==> exp/delta: inputs <==
==> flow/design.v <==
module ALU(
    clk,
    rst_n,
    valid,
    ready,
    mode,
    in_A,
    in_B,
    out
);
    input         clk, rst_n;
    input         valid;
    input  [1:0]  mode;  
    output        ready;
    input  [31:0] in_A, in_B;
    output [63:0] out;
    parameter IDLE = 3'd0;
    parameter MUL  = 3'd1;
    parameter DIV  = 3'd2;
    parameter AND = 3'd3;
    parameter OR = 3'd4;
    parameter OUT  = 3'd5;
    reg  [ 2:0] state, state_nxt;
    reg  [ 4:0] counter, counter_nxt;
    reg  [63:0] shreg, shreg_nxt;
    reg  [31:0] alu_in, alu_in_nxt;
    reg  [32:0] alu_out;
    reg         ready;
    assign out = shreg;
    always @(*) begin
        if(state==OUT) ready = 1;
        else ready = 0;
    end
    always @(*) begin
        case(state)
            IDLE: begin
                if(!valid)                state_nxt = IDLE;
                else if(valid && mode==0) state_nxt = MUL;
                else if(valid && mode==1) state_nxt = DIV;
                else if(valid && mode==2) state_nxt = AND;
                else                      state_nxt = OR;
            end
            MUL : state_nxt = (counter==31) ? OUT : MUL;
            DIV : state_nxt = (counter==31) ? OUT : DIV;
            AND : state_nxt = OUT;
            OR  : state_nxt = OUT;
            OUT : state_nxt = IDLE;
            default : state_nxt = IDLE;
        endcase
    end
    always @(*) begin
        if(state==MUL && counter<31) begin
            counter_nxt = counter + 1;
        end
        else if(state==DIV && counter<31) begin
            counter_nxt = counter + 1;
        end
        else begin
            counter_nxt = 0;
        end
    end
    always @(*) begin
        case(state)
            IDLE: begin
                if (valid) begin
                    alu_in_nxt = in_B;
                end
                else begin
                    alu_in_nxt = 0;
                end
            end
            OUT : begin
                alu_in_nxt = 0;
            end
            default: begin
                alu_in_nxt = alu_in;
            end
        endcase
    end
    always @(*) begin
        case(state)
            IDLE: alu_out = 0;
            MUL : begin
                if(shreg[0]==1)
                    alu_out = alu_in + shreg[63:32];
                else
                    alu_out = shreg[63:32];
            end
            DIV : begin
                if(shreg[62:31]>=alu_in) begin
                    alu_out = shreg[62:31] - alu_in;
                end
                else begin 
                    alu_out = shreg[62:31];
                end
            end
            AND : alu_out = shreg[31:0] & alu_in;
            OR  : alu_out = shreg[31:0] | alu_in;
            OUT : alu_out = 0;
            default : alu_out = 0;
        endcase
    end
    always @(*) begin
        case(state)
            IDLE: begin
                if (valid) begin
                    shreg_nxt[31:0] = in_A;
                    shreg_nxt[63:32] = 32'b0;
                end
                else begin
                    shreg_nxt[31:0] = 0;
                    shreg_nxt[63:32] = 32'b0;
                end
            end
            MUL : begin
                shreg_nxt = {alu_out, shreg[31:1]};
            end
            DIV : begin
                shreg_nxt = {alu_out[31:0], shreg[30:0], (shreg[62:31]>=alu_in)};
            end
            AND : shreg_nxt = {31'b0, alu_out};
            OR  : shreg_nxt = {31'b0, alu_out};
            OUT :  
            shreg_nxt = shreg;
            default :  
            shreg_nxt = shreg;
        endcase
    end
    always @(posedge clk or negedge rst_n) begin
        if (!rst_n) begin
            state <= IDLE;
            counter <= 0;
            shreg <= 0;
            alu_in <= 0;
        end
        else begin
            state <= state_nxt;
            counter <= counter_nxt;
            shreg <= shreg_nxt;
            alu_in <= alu_in_nxt;
        end
    end
endmodule
==> flow/run.sh <==
#!/bin/bash
# the make line also repeats each setting of config.mk as NAME=value (left out here)
make -C /OpenROAD-flow-scripts/flow DESIGN_CONFIG=/design/flow/config.mk WORK_HOME=/design/flow/orfs CLKGATE_MAP_FILE= finish
==> flow/config.mk <==
export PLATFORM = sky130hd
export DESIGN_NAME = ALU
export DESIGN_NICKNAME = ALU
export VERILOG_FILES = /design/flow/design.v
export SDC_FILE = /design/flow/constraint.sdc
export NUM_CORES = 4
export LEC_CHECK = 0
export CAP_MARGIN = 20
export CELL_PAD_IN_SITES_DETAIL_PLACEMENT = 1
export CELL_PAD_IN_SITES_GLOBAL_PLACEMENT = 3
export CORE_MARGIN = 10
export CORE_UTILIZATION = 18
export SETUP_SLACK_MARGIN = 0.61
export SLEW_MARGIN = 20
==> flow/constraint.sdc <==
create_clock -name core_clock -period 2.36 [get_ports {clk}]
set_input_delay 0.4720 -clock core_clock [delete_from_list [all_inputs] [get_ports {clk}]]
set_output_delay 0.4720 -clock core_clock [all_outputs]
set_load 0.01 [all_outputs]
==> exp/fjord (differences from exp/delta) <==
CELL_PAD_IN_SITES_DETAIL_PLACEMENT = unset   (was 1)
CELL_PAD_IN_SITES_GLOBAL_PLACEMENT = unset   (was 3)
CORE_MARGIN = 2   (was 10)
CORE_UTILIZATION = 67   (was 18)
CTS_CLUSTER_DIAMETER = 32   (was unset)
HOLD_SLACK_MARGIN = -0.1   (was unset)
SETUP_SLACK_MARGIN = -0.27   (was 0.61)
==> flow/constraint.sdc (replaced) <==
create_clock -name core_clock -period 2.85 [get_ports {clk}]
set_input_delay 0.5700 -clock core_clock [delete_from_list [all_inputs] [get_ports {clk}]]
set_output_delay 0.5700 -clock core_clock [all_outputs]
set_load 0.01 [all_outputs]
==> exp/sierra (differences from exp/delta) <==
CELL_PAD_IN_SITES_DETAIL_PLACEMENT = 0   (was 1)
CELL_PAD_IN_SITES_GLOBAL_PLACEMENT = 1   (was 3)
CORE_UTILIZATION = 39   (was 18)
CTS_CLUSTER_DIAMETER = 335   (was unset)
CTS_CLUSTER_SIZE = 98   (was unset)
SETUP_SLACK_MARGIN = -0.22   (was 0.61)
TNS_END_PERCENT = 5   (was unset)
==> impl_metrics.py <==
# Physical implementation metrics
metrics = {
    "status": {
        "so.violations": "setup timing",
        "status": "failed layout checks",
    },
    "clock_tree": {
        "cts_setup_buffers": 72,
    },
    "power_and_ir_drop": {
        "switching_power_mw": 15.0,
        "power_frac_comb_pct": 83.0,
    },
    "die": {
        "die_y_um": 255,
    },
    "setup_path": {
        "r2r_cells": 16,
        "cp.depth": 16,
    },
    "layout": {
        "inverters": 63,
        "dominant_cells": "multi-input combinational cells",
        "comb_share_pct": 47.3,
    },
    "sta": {
        "fin_ws_ps": -878,
        "finalSetupViolCount": 64,
    },
    "global_routing": {
        "grt_use_met1_pct": 23.6,
    },
}
The numbers above come from exp/delta.

==> impl_metrics.py <==
# Physical implementation metrics
metrics = {
    "status": {
        "status": "aborted with a tool error",
        "haltStage": "5_1_grt",
        "error": "[ERROR DPL-0038] Utilization greater than 100%, impossible to legalize",
    },
    "yosys": {
        "logic_family": "AND-OR/OR-AND gates",
        "ys_sh_simple_pct": 17.3,
        "ys_warn_count": 1,
        "synth-edff-count": 0,
        "synth-xor-area-share_pct": 4.31,
        "ys_seq_share_pct": 26.9,
        "synthTopCellsByCount": "o21ai_0 (124), nand2_1 (122), dfrtp_1 (106)",
        "muxShareOfSynthArea_pct": 1.74,
        "fa_ha_area_share_pct": 8.80,
        "synth_area_um2": 9950,
        "synth_cells": 1267,
    },
    "clock_tree": {
        "cts_buffer_depth": 2,
        "cts_setup_buffers": 12,
        "h-tree-depth": 3,
    },
    "placement": {
        "placed_cells": 1742,
    },
    "die": {
        "die_y_um": 126,
        "dieArea_um2": 15800,
    },
}
The numbers above come from exp/fjord.

==> impl_metrics.py <==
# Physical implementation metrics
metrics = {
    "sta": {
        "finalSetupViolCount": 64,
        "fin_ws_ps": -806,
        "hold_ws_ps": 40.9,
    },
    "layout": {
        "comb_share_pct": 49.9,
        "dominant_cells": "multi-input combinational cells",
    },
    "setup_path": {
        "reg2reg_from": "alu_in[1]$_DFFE_PN0P_",
        "cp.depth": 14,
        "r2r_cells": 14,
    },
    "status": {
        "so.violations": "setup timing",
        "status": "failed layout checks",
    },
    "die": {
        "die_y_um": 180,
    },
    "clock_tree": {
        "cts_setup_buffers": 25,
    },
    "power_and_ir_drop": {
        "power_frac_comb_pct": 80.7,
        "switching_power_mw": 12.8,
    },
    "global_routing": {
        "grt_use_met1_pct": 37.9,
    },
}
The numbers above come from exp/sierra.


==> inputs of job 4913 <==
Starts from the design.v that is shown in full above.
Settings: LEC_CHECK=0, CAP_MARGIN=0, CELL_PAD_IN_SITES_DETAIL_PLACEMENT=2, CELL_PAD_IN_SITES_GLOBAL_PLACEMENT=1, CORE_MARGIN=10, CORE_UTILIZATION=52, CTS_CLUSTER_SIZE=62, MIN_ROUTING_LAYER=met2, PLACE_DENSITY_LB_ADDON=0.01, SETUP_SLACK_MARGIN=0.61, SLEW_MARGIN=20; clock period 2.36 ns.
run.sh (not shown) runs the stock make flow with config.mk's settings and CLKGATE_MAP_FILE=.
==> job 2356: changes against job 4913 <==
==> flow/config.mk (replaced) <==
export PLATFORM = sky130hd
export DESIGN_NAME = ALU
export DESIGN_NICKNAME = ALU
export VERILOG_FILES = /design/flow/design.v
export SDC_FILE = /design/flow/constraint.sdc
export NUM_CORES = 4
export LEC_CHECK = 0
export ABC_AREA = 1
export CAP_MARGIN = 0
export CELL_PAD_IN_SITES_DETAIL_PLACEMENT = 0
export CELL_PAD_IN_SITES_GLOBAL_PLACEMENT = 1
export CORE_MARGIN = 10
export CORE_UTILIZATION = 52
export CTS_CLUSTER_SIZE = 62
export MIN_ROUTING_LAYER = met2
export SETUP_SLACK_MARGIN = 0.61
export SLEW_MARGIN = 20
==> job 1424: changes against job 4913 <==
==> flow/config.mk (replaced) <==
export PLATFORM = sky130hd
export DESIGN_NAME = ALU
export DESIGN_NICKNAME = ALU
export VERILOG_FILES = /design/flow/design.v
export SDC_FILE = /design/flow/constraint.sdc
export NUM_CORES = 4
export LEC_CHECK = 0
export CAP_MARGIN = 20
export CORE_MARGIN = 2
export CORE_UTILIZATION = 69
export CTS_CLUSTER_DIAMETER = 32
export CTS_CLUSTER_SIZE = 23
export SETUP_SLACK_MARGIN = 0.6
export SLEW_MARGIN = 20
==> flow/constraint.sdc (replaced) <==
create_clock -name core_clock -period 3.48 [get_ports {clk}]
set_input_delay 0.6960 -clock core_clock [delete_from_list [all_inputs] [get_ports {clk}]]
set_output_delay 0.6960 -clock core_clock [all_outputs]
set_load 0.01 [all_outputs]
==> job 4226: changes against job 4913 <==
==> flow/config.mk (replaced) <==
export PLATFORM = sky130hd
export DESIGN_NAME = ALU
export DESIGN_NICKNAME = ALU
export VERILOG_FILES = /design/flow/design.v
export SDC_FILE = /design/flow/constraint.sdc
export NUM_CORES = 4
export LEC_CHECK = 0
export CAP_MARGIN = 20
export CELL_PAD_IN_SITES_DETAIL_PLACEMENT = 0
export CELL_PAD_IN_SITES_GLOBAL_PLACEMENT = 1
export CORE_MARGIN = 2
export CORE_UTILIZATION = 45
export CTS_CLUSTER_DIAMETER = 335
export CTS_CLUSTER_SIZE = 98
export HOLD_SLACK_MARGIN = -0.06
export SETUP_SLACK_MARGIN = -0.22
export SLEW_MARGIN = 20
export TNS_END_PERCENT = 5
==> comparison table <==
Post-synthesis cell area: job 4913 9950 sq um; job 4226 9950 sq um; job 1424 9950 sq um; job 2356 11400 sq um
Post_cts resized: job 4913 -; job 4226 96; job 1424 -; job 2356 255
Syn Area/Cell: job 4913 7.85 sq um; job 4226 7.85 sq um; job 1424 7.85 sq um; job 2356 6.21 sq um
Synthesized-area fraction occupied by ao, oa, aoi and oai cells: job 4913 35.4%; job 4226 35.4%; job 1424 35.4%; job 2356 17.8%
Fa+ha+maj area frac: job 4913 8.80%; job 4226 8.80%; job 1424 8.80%; job 2356 7.62%
Master cell of the clock root buffer: job 4913 -; job 4226 sky130_fd_sc_hd__clkbuf_16; job 1424 -; job 2356 sky130_fd_sc_hd__clkbuf_16
Number of levels the H-tree was split into: job 4913 -; job 4226 3; job 1424 -; job 2356 3
Number of unique standard cell types used by synthesis: job 4913 85; job 4226 85; job 1424 85; job 2356 50
Cts bufs inserted: job 4913 -; job 4226 9; job 1424 -; job 2356 9
Share of the yosys chip area belonging to registers: job 4913 26.9%; job 4226 26.9%; job 1424 26.9%; job 2356 23.6%
Number of placed instances with taps included: job 4913 -; job 4226 1899; job 1424 1605; job 2356 2476
Post-Synthesis Cells: job 4913 1267; job 4226 1267; job 1424 1267; job 2356 1828
Final HPWL DP: job 4913 -; job 4226 32100 um; job 1424 28000 um; job 2356 39300 um
Number of sinks on the clock net: job 4913 -; job 4226 107; job 1424 -; job 2356 107
Final RePlAce weighted congestion: job 4913 1.14; job 4226 0.958; job 1424 1.05; job 2356 1.31
Placement Rows: job 4913 50; job 4226 54; job 1424 43; job 2356 54
Postcts setup bufs: job 4913 -; job 4226 18; job 1424 -; job 2356 25
Multiplexer share: job 4913 1.74%; job 4226 1.74%; job 1424 1.74%; job 2356 0%
Post-place setup slack: job 4913 -; job 4226 -1030 ps; job 1424 44.2 ps; job 2356 -452 ps
Area of the die: job 4913 25100 sq um; job 4226 23300 sq um; job 1424 15400 sq um; job 2356 28200 sq um
Clock Tree Buf Depth: job 4913 -; job 4226 2; job 1424 -; job 2356 2
Outcome: job 4913 aborted with a tool error; job 4226 finished with violations; job 1424 aborted with a tool error; job 2356 aborted with a tool error
Last stage reached: job 4913 detailed placement; job 4226 -; job 1424 clock tree synthesis; job 2356 global routing
Reasons for failing layout checks: job 4913 -; job 4226 negative setup slack; job 1424 -; job 2356 -
Placeable core region: job 4913 18800 sq um; job 4226 21800 sq um; job 1424 14000 sq um; job 2356 21700 sq um
Die Height: job 4913 158 um; job 4226 153 um; job 1424 124 um; job 2356 168 um
Core Util at FP: job 4913 53.0%; job 4226 45.7%; job 1424 71.1%; job 2356 52.4%
Most frequent cell after synthesis: job 4913 sky130_fd_sc_hd__o21ai_0; job 4226 sky130_fd_sc_hd__o21ai_0; job 1424 sky130_fd_sc_hd__o21ai_0; job 2356 sky130_fd_sc_hd__nand2_1
Cell area reported after detailed placement: job 4913 -; job 4226 13800 sq um; job 1424 12100 sq um; job 2356 15600 sq um
